// FP_div
module FP_div(FP_A, FP_B, clk, ce, FP_Z);
   parameter         K = 32;
   parameter         P = 24;
   parameter         E = 8;
   input [K-1:0]     FP_A;
   input [K-1:0]     FP_B;
   input             clk;
   input             ce;
   output [K-1:0]    FP_Z;
   reg [K-1:0]       FP_Z;
   parameter [K-1:0] ZEROS = 1'b0;
   parameter [K-1:0] ONES = 32'hffffffff;
   parameter [E-1:0] BIAS = {1'b0, ONES[E - 2:0]};
   parameter         PBITS = P + 3;
   reg [K-1:0]       A_int;
   reg [K-1:0]       B_int;
   reg [K-1:0]       FP_Z_int;
   wire [E-1:0]      exp_A;
   wire [E-1:0]      exp_B;
   wire [P-1:0]      frac_A;
   wire [P-1:0]      frac_B;
   wire              sign_A;
   wire              sign_B;
   wire              expA_FF;
   wire              expB_FF;
   wire              expA_Z;
   wire              expB_Z;
   wire              fracA_Z;
   wire              fracB_Z;
   wire [E:0]        exp_noBIAS;
   wire [E:0]        exp_Biased;
   wire [E:0]        exp_Biased_Norm;
   wire              isNaN_A;
   wire              isNaN_B;
   wire              isInf_A;
   wire              isInf_B;
   wire              isZero_A;
   wire              isZero_B;
   wire              isNaN;
   wire              isInf;
   wire              isZero;
   wire              sign;
   wire [PBITS-1:0]  frac_div;
   wire [PBITS-1:0]  frac_div_shifted;
   wire [PBITS-2:0]  fr_sh;
   wire [P-2:0]      frac_final;
   wire              underflow;
   wire              overflow;
   wire [E-1:0]      exp_final;
   wire              sticky_bit;
  ...
Size in the first run: ~6900 cells after synthesis, ~96 flip-flops, roughly 98 I/O pins.
clock: 64.3 ns
lec_check: 0
cap_margin: 20
core_margin: 2
core_utilization: 57
cts_cluster_diameter: 232
setup_slack_margin: 1.94
slew_margin: 20
run.sh (not shown) runs the stock make flow with config.mk's settings and CLKGATE_MAP_FILE=.
Next try:
CORE_UTILIZATION = 19   (was 57)
CTS_CLUSTER_DIAMETER = not set   (was 232)
CTS_CLUSTER_SIZE = 75   (was not set)
GPL_TIMING_DRIVEN = 0   (was not set)
PLACE_DENSITY = 0.6   (was not set)
SETUP_SLACK_MARGIN = not set   (was 1.94)
clock period = 80.0 ns   (was 64.3 ns; I/O delays follow)
After rerunning: Global-route usage decreases by 24 points. Routed wire length decreases by 4.9%. Count of clock-buffer cells in the layout does not change.
Next try:
ABC_AREA = 1   (was not set)
CORE_UTILIZATION = 62   (was 19)
CTS_CLUSTER_SIZE = not set   (was 75)
GPL_TIMING_DRIVEN = not set   (was 0)
clock period = 35.8 ns   (was 80.0 ns; I/O delays follow)
The new run died in clock tree synthesis (4_1_cts) (DPL-0033). Synthesized area rises by 11%. Synthesized cell count rises by 27%. Die size falls by 66%.
Next try:
ABC_AREA = not set   (was 1)
CORE_UTILIZATION = 57   (was 62)
CTS_CLUSTER_DIAMETER = 232   (was not set)
PLACE_DENSITY = not set   (was 0.6)
SETUP_SLACK_MARGIN = 1.94   (was not set)
clock period = 43.2 ns   (was 35.8 ns; I/O delays follow)
This time the run produced a layout that fails on setup timing. Die area went down slightly. Area after synthesis went down by roughly a tenth. Synthesized cell count went down by about a fifth.
Next try:
ABC_AREA = 1   (was not set)
CORE_UTILIZATION = 58   (was 57)
CTS_CLUSTER_DIAMETER = 205   (was 232)
SETUP_SLACK_MARGIN = -1.68   (was 1.94)
clock period = 55.5 ns   (was 43.2 ns; I/O delays follow)
Result: With this change the flow completed without violations; worst setup slack is better by 20 ns; area after synthesis grows by 11%; flip-flop count does not change; fmax is higher by 14%; utilization falls by 25 points; sequential share of layout area went up by 1.1 points; cell area fell by 23%.

* * *

build 32:
FP_div again, from the RTL that the note above started with.
Settings: LEC_CHECK=0, ABC_AREA=1, CAP_MARGIN=30, CORE_ASPECT_RATIO=1.01, CORE_MARGIN=7, CORE_UTILIZATION=22, CTS_CLUSTER_DIAMETER=257, CTS_CLUSTER_SIZE=61, GPL_ROUTABILITY_DRIVEN=0, GPL_TIMING_DRIVEN=1, HOLD_SLACK_MARGIN=0.09, MAX_ROUTING_LAYER=met4, MIN_ROUTING_LAYER=met1, PLACE_DENSITY_LB_ADDON=0.03, SETUP_SLACK_MARGIN=-1.3, SLEW_MARGIN=35; clock period 101.0 ns.
Having completed the whole flow, build 32 delivered a layout that passed the timing, design-rule and antenna checks.
Inputs modified between build 32 and build 48:
# build 32
export LEC_CHECK = 0
export ABC_AREA = 1
export CAP_MARGIN = 30
export CORE_ASPECT_RATIO = 1.01
export CORE_MARGIN = 7
export CORE_UTILIZATION = 22
export CTS_CLUSTER_DIAMETER = 257
export CTS_CLUSTER_SIZE = 61
export GPL_ROUTABILITY_DRIVEN = 0
export GPL_TIMING_DRIVEN = 1
export HOLD_SLACK_MARGIN = 0.09
export MAX_ROUTING_LAYER = met4
export MIN_ROUTING_LAYER = met1
export PLACE_DENSITY_LB_ADDON = 0.03
export SETUP_SLACK_MARGIN = -1.3
export SLEW_MARGIN = 35
create_clock -name core_clock -period 101.0 [get_ports {clk}]
# build 48
export LEC_CHECK = 0
export ABC_AREA = 1
export CAP_MARGIN = 20
export CORE_MARGIN = 2
export CORE_UTILIZATION = 72
export PLACE_DENSITY_LB_ADDON = 0.19
export SLEW_MARGIN = 20
create_clock -name core_clock -period 51.3 [get_ports {clk}]
Between build 48 and build 32, it is build 48 whose maximum fanout along the worst path is lower, by 31. Higher total routed wirelength goes to build 32 over build 48. Delta (build 48 minus build 32): placed standard-cell area now smaller, number of cells in the finished layout apart from fillers now smaller. Compared with build 32, build 48 ends up with a smaller final cell area. Going from build 32 to build 48, logic share of the area grows by 3.5 points. Core utilization: build 48 higher than build 32. Re worst setup margin: build 48 is 39590 ps down on build 32. Post-synthesis instance total: build 48 vs build 32 identical.
### build 48 -> build 65
# build 48
export LEC_CHECK = 0
export ABC_AREA = 1
export CAP_MARGIN = 20
export CORE_MARGIN = 2
export CORE_UTILIZATION = 72
export PLACE_DENSITY_LB_ADDON = 0.19
export SLEW_MARGIN = 20
create_clock -name core_clock -period 51.3 [get_ports {clk}]
# build 65
export LEC_CHECK = 0
export CAP_MARGIN = 20
export CORE_MARGIN = 2
export CORE_UTILIZATION = 40
export CTS_CLUSTER_DIAMETER = 181
export MAX_ROUTING_LAYER = met4
export SLEW_MARGIN = 20
create_clock -name core_clock -period 80.0 [get_ports {clk}]
### Flow results
- Relative to build 48, data required time at the worst endpoint has increased by 28720 ps in build 65.
- Comparing build 48 with build 65, the area growth from synthesis to final layout came out essentially unchanged.
- Looking at master of the slowest instance on the critical path, the edfxtp_1 result is from build 48; the a2111oi_0 one comes from build 65.
- The run with more setup slack is build 65; build 48 has less.
- Summary: with build 48 as the reference, maximum frequency in build 65 moved down by more than a quarter.
- Floorplan check, build 65 vs build 48: die outline larger in build 65
- Build 65 against build 48; routed wire length is down by more than 10%.
- Relative to build 48, the non-filler instance count after layout measured on build 65 has decreased by more than 10%.
- Taking build 48 as the reference, in build 65 final-report hold violation count now sits at about the same level, final core utilization lost 35 points.
- Non-clock buffer count (lower): build 65
--- input diff build 65..build 1 ---
# build 65
export LEC_CHECK = 0
export CAP_MARGIN = 20
export CORE_MARGIN = 2
export CORE_UTILIZATION = 40
export CTS_CLUSTER_DIAMETER = 181
export MAX_ROUTING_LAYER = met4
export SLEW_MARGIN = 20
create_clock -name core_clock -period 80.0 [get_ports {clk}]
# build 1
export LEC_CHECK = 0
export CAP_MARGIN = 20
export CELL_PAD_IN_SITES_GLOBAL_PLACEMENT = 3
export CORE_ASPECT_RATIO = 0.5
export CORE_MARGIN = 9
export CORE_UTILIZATION = 40
export CTS_CLUSTER_DIAMETER = 400
export CTS_CLUSTER_SIZE = 10
export PLACE_DENSITY = 0.43
export SETUP_SLACK_MARGIN = -0.02
export SLEW_MARGIN = 20
export TNS_END_PERCENT = 15
create_clock -name core_clock -period 80.0 [get_ports {clk}]
==> results <==
- Per the comparison of build 1 with build 65, first-iteration DRC count higher, sum of met2 wire segment lengths after detailed routing fell by 310 µm, fraction of area in registers comparable.
- Build 65 leaves more setup margin than build 1.
- FP_Z[11] as the end point of the critical path was reported by build 65, and FP_Z[21] by build 1.
- ~same design area in build 65 and build 1
- Comparing build 65 and build 1, the lower smallest hold slack is on build 65.
